## WorkingFinal
module WorkingFinal(input clk, input reset, input wire[15:0] mem_rdata, output wire[15:0] mem_addr, output wire[15:0] mem_wdata, output wire mem_we, output wire halt);
For scale: roughly 52 I/O pins, roughly 0.023 mm2 of cells after synthesis.
make LEC_CHECK=0 ABC_AREA=1 CAP_MARGIN=10 CELL_PAD_IN_SITES_DETAIL_PLACEMENT=0 CELL_PAD_IN_SITES_GLOBAL_PLACEMENT=3 CORE_ASPECT_RATIO=0.82 CORE_MARGIN=3 CORE_UTILIZATION=17 CTS_CLUSTER_SIZE=52 GPL_ROUTABILITY_DRIVEN=0 HOLD_SLACK_MARGIN=0.05 MAX_ROUTING_LAYER=met4 MIN_ROUTING_LAYER=met2 PLACE_DENSITY_LB_ADDON=0.23 SLEW_MARGIN=20 finish   # period 28.0 ns
run.sh (not shown) runs the stock make flow with config.mk's settings and CLKGATE_MAP_FILE=.
Then changed:
CAP_MARGIN = 20   (was 10)
CELL_PAD_IN_SITES_DETAIL_PLACEMENT = unset   (was 0)
CELL_PAD_IN_SITES_GLOBAL_PLACEMENT = unset   (was 3)
CORE_ASPECT_RATIO = unset   (was 0.82)
CORE_MARGIN = 2   (was 3)
CORE_UTILIZATION = 71   (was 17)
CTS_CLUSTER_SIZE = unset   (was 52)
GPL_ROUTABILITY_DRIVEN = unset   (was 0)
HOLD_SLACK_MARGIN = unset   (was 0.05)
MAX_ROUTING_LAYER = unset   (was met4)
MIN_ROUTING_LAYER = unset   (was met2)
PLACE_DENSITY_LB_ADDON = unset   (was 0.23)
clock period = 36.0 ns   (was 28.0 ns; I/O delays follow)
Worst setup slack gets better by 1.7 ns.
Register-to-register slack gets better by 1.7 ns.
Core utilization grows by 54 points.
Non-clock buffer count shrinks by 242.
Then changed:
ABC_AREA = unset   (was 1)
CORE_UTILIZATION = 49   (was 71)
clock period = 29.0 ns   (was 36.0 ns; I/O delays follow)
Wire length rises by 15%.
Maximum frequency rose by 18%.
Clock-buffer cell count came out higher by 1.
Critical path depth decreases by 126.
Final area went up by 10%.
Global-route usage goes down by 13 points.
Utilization falls by 21 points.
Worst hold slack got worse by 0.0086 ns.

* * *

WorkingFinal again, from the RTL that the note above started with.
## WorkingFinal
module WorkingFinal(input clk, input reset, input wire[15:0] mem_rdata, output wire[15:0] mem_addr, output wire[15:0] mem_wdata, output wire mem_we, output wire halt);
Settings: LEC_CHECK=0, ABC_AREA=1, CAP_MARGIN=10, CELL_PAD_IN_SITES_DETAIL_PLACEMENT=0, CELL_PAD_IN_SITES_GLOBAL_PLACEMENT=0, CORE_MARGIN=3, CORE_UTILIZATION=65, CTS_CLUSTER_SIZE=80, GPL_ROUTABILITY_DRIVEN=0, HOLD_SLACK_MARGIN=0.05, SLEW_MARGIN=10; clock period 25.9 ns.
The starting point failed in global routing (5_1_grt).
Next try:
Settings changed: CAP_MARGIN 10 to 20, CELL_PAD_IN_SITES_DETAIL_PLACEMENT 0 to not set, CELL_PAD_IN_SITES_GLOBAL_PLACEMENT 0 to not set, CORE_MARGIN 3 to 2, CORE_UTILIZATION 65 to 64, CTS_CLUSTER_SIZE 80 to not set, GPL_ROUTABILITY_DRIVEN 0 to not set, HOLD_SLACK_MARGIN 0.05 to not set, SLEW_MARGIN 10 to 20.
Clock period 25.9 ns to 39.6 ns, I/O delays scaled along.
With this change the flow finished with timing, DRC and antenna clean.
Die size went down by 0.57%.
Synthesized cell count is unchanged.
Synthesized area is unchanged.
Next try:
Settings changed: CORE_UTILIZATION 64 to 52, CTS_CLUSTER_SIZE set to 99.
Clock period 39.6 ns to 16.4 ns, I/O delays scaled along.
This time the run died in global routing (5_1_grt). Die size increases by 23%. Synthesized area stays the same. Synthesized cell count does not change.

* * *

== v32 ==
WorkingFinal again, from the RTL that the note above started with.
make LEC_CHECK=0 ABC_AREA=1 CAP_MARGIN=20 CORE_MARGIN=2 CORE_UTILIZATION=72 CTS_CLUSTER_DIAMETER=385 CTS_CLUSTER_SIZE=98 SLEW_MARGIN=20 TNS_END_PERCENT=5 finish   # period 15.3 ns
global routing (5_1_grt): v32 exited with error
Modified inputs, v11 compared to v32
# v32
export LEC_CHECK = 0
export ABC_AREA = 1
export CAP_MARGIN = 20
export CORE_MARGIN = 2
export CORE_UTILIZATION = 72
export CTS_CLUSTER_DIAMETER = 385
export CTS_CLUSTER_SIZE = 98
export SLEW_MARGIN = 20
export TNS_END_PERCENT = 5
create_clock -name core_clock -period 15.3 [get_ports {clk}]
# v11
export LEC_CHECK = 0
export CAP_MARGIN = 20
export CORE_MARGIN = 2
export CORE_UTILIZATION = 40
export SLEW_MARGIN = 20
create_clock -name core_clock -period 30.0 [get_ports {clk}]
## What came out
Summary: with v32 as the reference, cell count in the Yosys report in v11 moved down by more than 10%.
v11 ended up with a higher compound-cell area share of the yosys netlist than v32 did.
v11: done, clean on timing, DRC and antenna
Half-perimeter wire length after placement was higher in v11 than in v32.
When v11 is measured against v32, its floorplan net count turns out 9.5% lower.
Input-level comparison between v44 and v11:
# v11
export LEC_CHECK = 0
export CAP_MARGIN = 20
export CORE_MARGIN = 2
export CORE_UTILIZATION = 40
export SLEW_MARGIN = 20
create_clock -name core_clock -period 30.0 [get_ports {clk}]
# v44
export LEC_CHECK = 0
export CAP_MARGIN = 20
export CORE_MARGIN = 2
export CORE_UTILIZATION = 40
export SLEW_MARGIN = 20
create_clock -name core_clock -period 29.0 [get_ports {clk}]
[summary]
- From v11 to v44 the numbers moved as follows: share of cell area taken by flip-flops and latches now smaller, placement-stage cell area increased by 0.54% relative to the old numbers, wire length picked up an extra about 1.6%, number of violations reported at the end of detailed-routing iteration 0 now larger, area overhead of the layout relative to synthesis climbed 1.8 points.
- Changes observed in v44 relative to v11: final area rose 420 µm²; worst setup slack fell 0.24 ns.
Relative to v44, the following input files were edited for v21:
# v44
export LEC_CHECK = 0
export CAP_MARGIN = 20
export CORE_MARGIN = 2
export CORE_UTILIZATION = 40
export SLEW_MARGIN = 20
create_clock -name core_clock -period 29.0 [get_ports {clk}]
# v21
export LEC_CHECK = 0
export ABC_AREA = 1
export CAP_MARGIN = 20
export CORE_MARGIN = 2
export CORE_UTILIZATION = 72
export SLEW_MARGIN = 20
create_clock -name core_clock -period 36.0 [get_ports {clk}]
==> comparison <==
- Taking v44 as the reference, in v21 synthesized cell area shrank by about 5%.
- | met1 wire length | lower: v21 |
- Taking v44 as the reference, in v21 gate count after technology mapping shows an increase of about 11%, area added between synthesis and finish shows a reduction of 5.4 points.
- v21: worst setup margin is 1.63 ns higher than what v44 reported.
- For the critical path depth, v21 came in about 90% higher than v44 did.
- In the final reports, the cell area of v21 is smaller than that of v44.
Setup changes, v21 to v19
# v21
export LEC_CHECK = 0
export ABC_AREA = 1
export CAP_MARGIN = 20
export CORE_MARGIN = 2
export CORE_UTILIZATION = 72
export SLEW_MARGIN = 20
create_clock -name core_clock -period 36.0 [get_ports {clk}]
# v19
export LEC_CHECK = 0
export ABC_AREA = 1
export CAP_MARGIN = 20
export CORE_MARGIN = 2
export CORE_UTILIZATION = 58
export HOLD_SLACK_MARGIN = -0.08
export SLEW_MARGIN = 20
create_clock -name core_clock -period 16.4 [get_ports {clk}]
## What came out
Comparing v21 and v19, core utilization before placement is lower on v19. Looking at the reports, v21 completed the entire flow and the layout it produced met the timing, design-rule and antenna checks. Status: v19 FAILED at global routing (5_1_grt) (tool error). Number of buffers on the longest clock path came out exactly the same in v21 and v19. Summary of v19 over v21: number of cells after detailed placement went up by 16%; chip width went up by 20 µm; synthesis-stage register bit count was more or less identical.

* * *

Starting RTL as in the previous note.
Design WorkingFinal, start of the top module:
module WorkingFinal(input clk, input reset, input wire[15:0] mem_rdata, output wire[15:0] mem_addr, output wire[15:0] mem_wdata, output wire mem_we, output wire halt);
	wire[15:0] MemOut, IRout, AluOutLo, AluOutHi, ALUInA, ALUInB, ALUInC, PCin, PCout, MemAddr, OutBusB, DMRout, RegWD1;
	wire ccpcwrite, ccirwrite, ccA, ccB, ccw1;
	wire[2:0] ccC, RFinB, curstate;
	wire[3:0] opcodereg, ccaluop;
	wire[15:0] LOout,Bout, RegWD2,OutBusA,OutBusC,Aout,Cout,PCSrcIn1,AluSrcCIn1,AluSrcCIn2,AluSrcCIn3,AluSrcCIn4;
	wire wNZ, wire1, PCwrite1,ccw2,ccpcwritecond,cciord,ccmemread,ccmemwrite,ccpcinit;
	wire[1:0] ccpcsource,ccmemtoreg;
	ctrlckt  cc (clk,reset,IRout[15:12],ccw1,ccw2,ccpcwritecond,ccpcwrite,cciord,ccmemread,ccmemwrite,ccmemtoreg,ccirwrite,ccA,ccB,ccC,ccpcsource,ccaluop,ccpcinit,opcodereg,curstate);
	and(wire1,ccpcwritecond,wNZ);
	or(PCwrite1,wire1,ccpcwrite);
	Register PC (PCin,16'd0,PCout,PCwrite1,ccpcinit,clk);
	Mux2to1 IorD (cciord,PCout,LOout,MemAddr);
	assign mem_addr = MemAddr;
	assign mem_wdata = Bout;
	assign mem_we = ccmemwrite;
	assign MemOut = mem_rdata;
	assign halt = (curstate == 3'b010) && (IRout[15:13] == 3'b111);
	IRlt ir1(clk,MemOut,ccirwrite,IRout);
	Register DMR(MemOut,16'd0,DMRout,1'b1,1'b0,clk);
	Mux4to1 MemToReg(ccmemtoreg,DMRout,LOout,PCout,16'd1,RegWD1);
	Mux4to1_3bit m4to13bit (IRout[5:3],IRout[11:9],IRout[15:14],RFinB);
	RegFile rfile1 (IRout[8:6],RFinB,IRout[2:0],IRout[11:9],RegWD1,RegWD2,OutBusA,OutBusB,OutBusC,ccw1,ccw2,clk);
	Register RegAluSrcA(OutBusA,16'd0,Aout,1'b1,1'b0,clk);
  ...
clock: 19.8 ns
lec_check: 0
cap_margin: 20
core_aspect_ratio: 1.36
core_margin: 9
core_utilization: 34
cts_cluster_diameter: 167
min_routing_layer: met1
place_density: 0.5
setup_slack_margin: 0.12
slew_margin: 20
The baseline reached the layout checks and failed them: setup timing.
Next try:
- CORE_ASPECT_RATIO: 1.36 -> default
- CORE_MARGIN: 9 -> 2
- CORE_UTILIZATION: 34 -> 40
- CTS_CLUSTER_DIAMETER: 167 -> default
- MIN_ROUTING_LAYER: met1 -> default
- PLACE_DENSITY: 0.5 -> default
- SETUP_SLACK_MARGIN: 0.12 -> default
- clock period: 19.8 -> 36.0 ns (I/O delays scaled with it)
=>
- The changed run completed with no timing, DRC or antenna violations
- final area decreases by about 22%
- worst setup slack gains 8.0 ns
- global-route usage is higher by 3.0 points
- fmax fell by about 24%
- register-to-register slack improves by 8.0 ns
- routed wire length goes down by 17%
- cell count goes down by 18%
Next try:
- ABC_AREA: default -> 1
- CORE_UTILIZATION: 40 -> 53
- CTS_CLUSTER_SIZE: default -> 100
- clock period: 36.0 -> 16.4 ns (I/O delays scaled with it)
After rerunning: With this change the flow failed in 5_1_grt on GRT-0116. Area after synthesis falls by about 5%. Synthesized cell count is higher by about 11%. Die size went down by 28%.
Next try:
- ABC_AREA: 1 -> default
- CORE_UTILIZATION: 53 -> 65
- CTS_CLUSTER_SIZE: 100 -> default
- SETUP_SLACK_MARGIN: default -> 5.0
- clock period: 16.4 -> 19.3 ns (I/O delays scaled with it)
Result:
- The new run stopped in 5_1_grt (GRT-0232)
- synthesized cell count decreases by about 10%
- area after synthesis grows by 5.0%
- die area decreases by about 14%
Next try:
- CORE_UTILIZATION: 65 -> 63
- MAX_ROUTING_LAYER: default -> met4
- clock period: 19.3 -> 30.0 ns (I/O delays scaled with it)
Outcome: The new run never finished: it broke off in 5_1_grt, error ODB-0269. Die size came out higher by 3.1%. Synthesized area is unchanged. Synthesized cell count stays the same.
Next try:
- CAP_MARGIN: 20 -> 0
- CORE_UTILIZATION: 63 -> 40
- MAX_ROUTING_LAYER: met4 -> default
- SETUP_SLACK_MARGIN: 5.0 -> default
- SLEW_MARGIN: 20 -> 0
=> This time the run ran to the end with no violations; synthesized area is unchanged; synthesized cell count is unchanged; die size rose by well over a third.
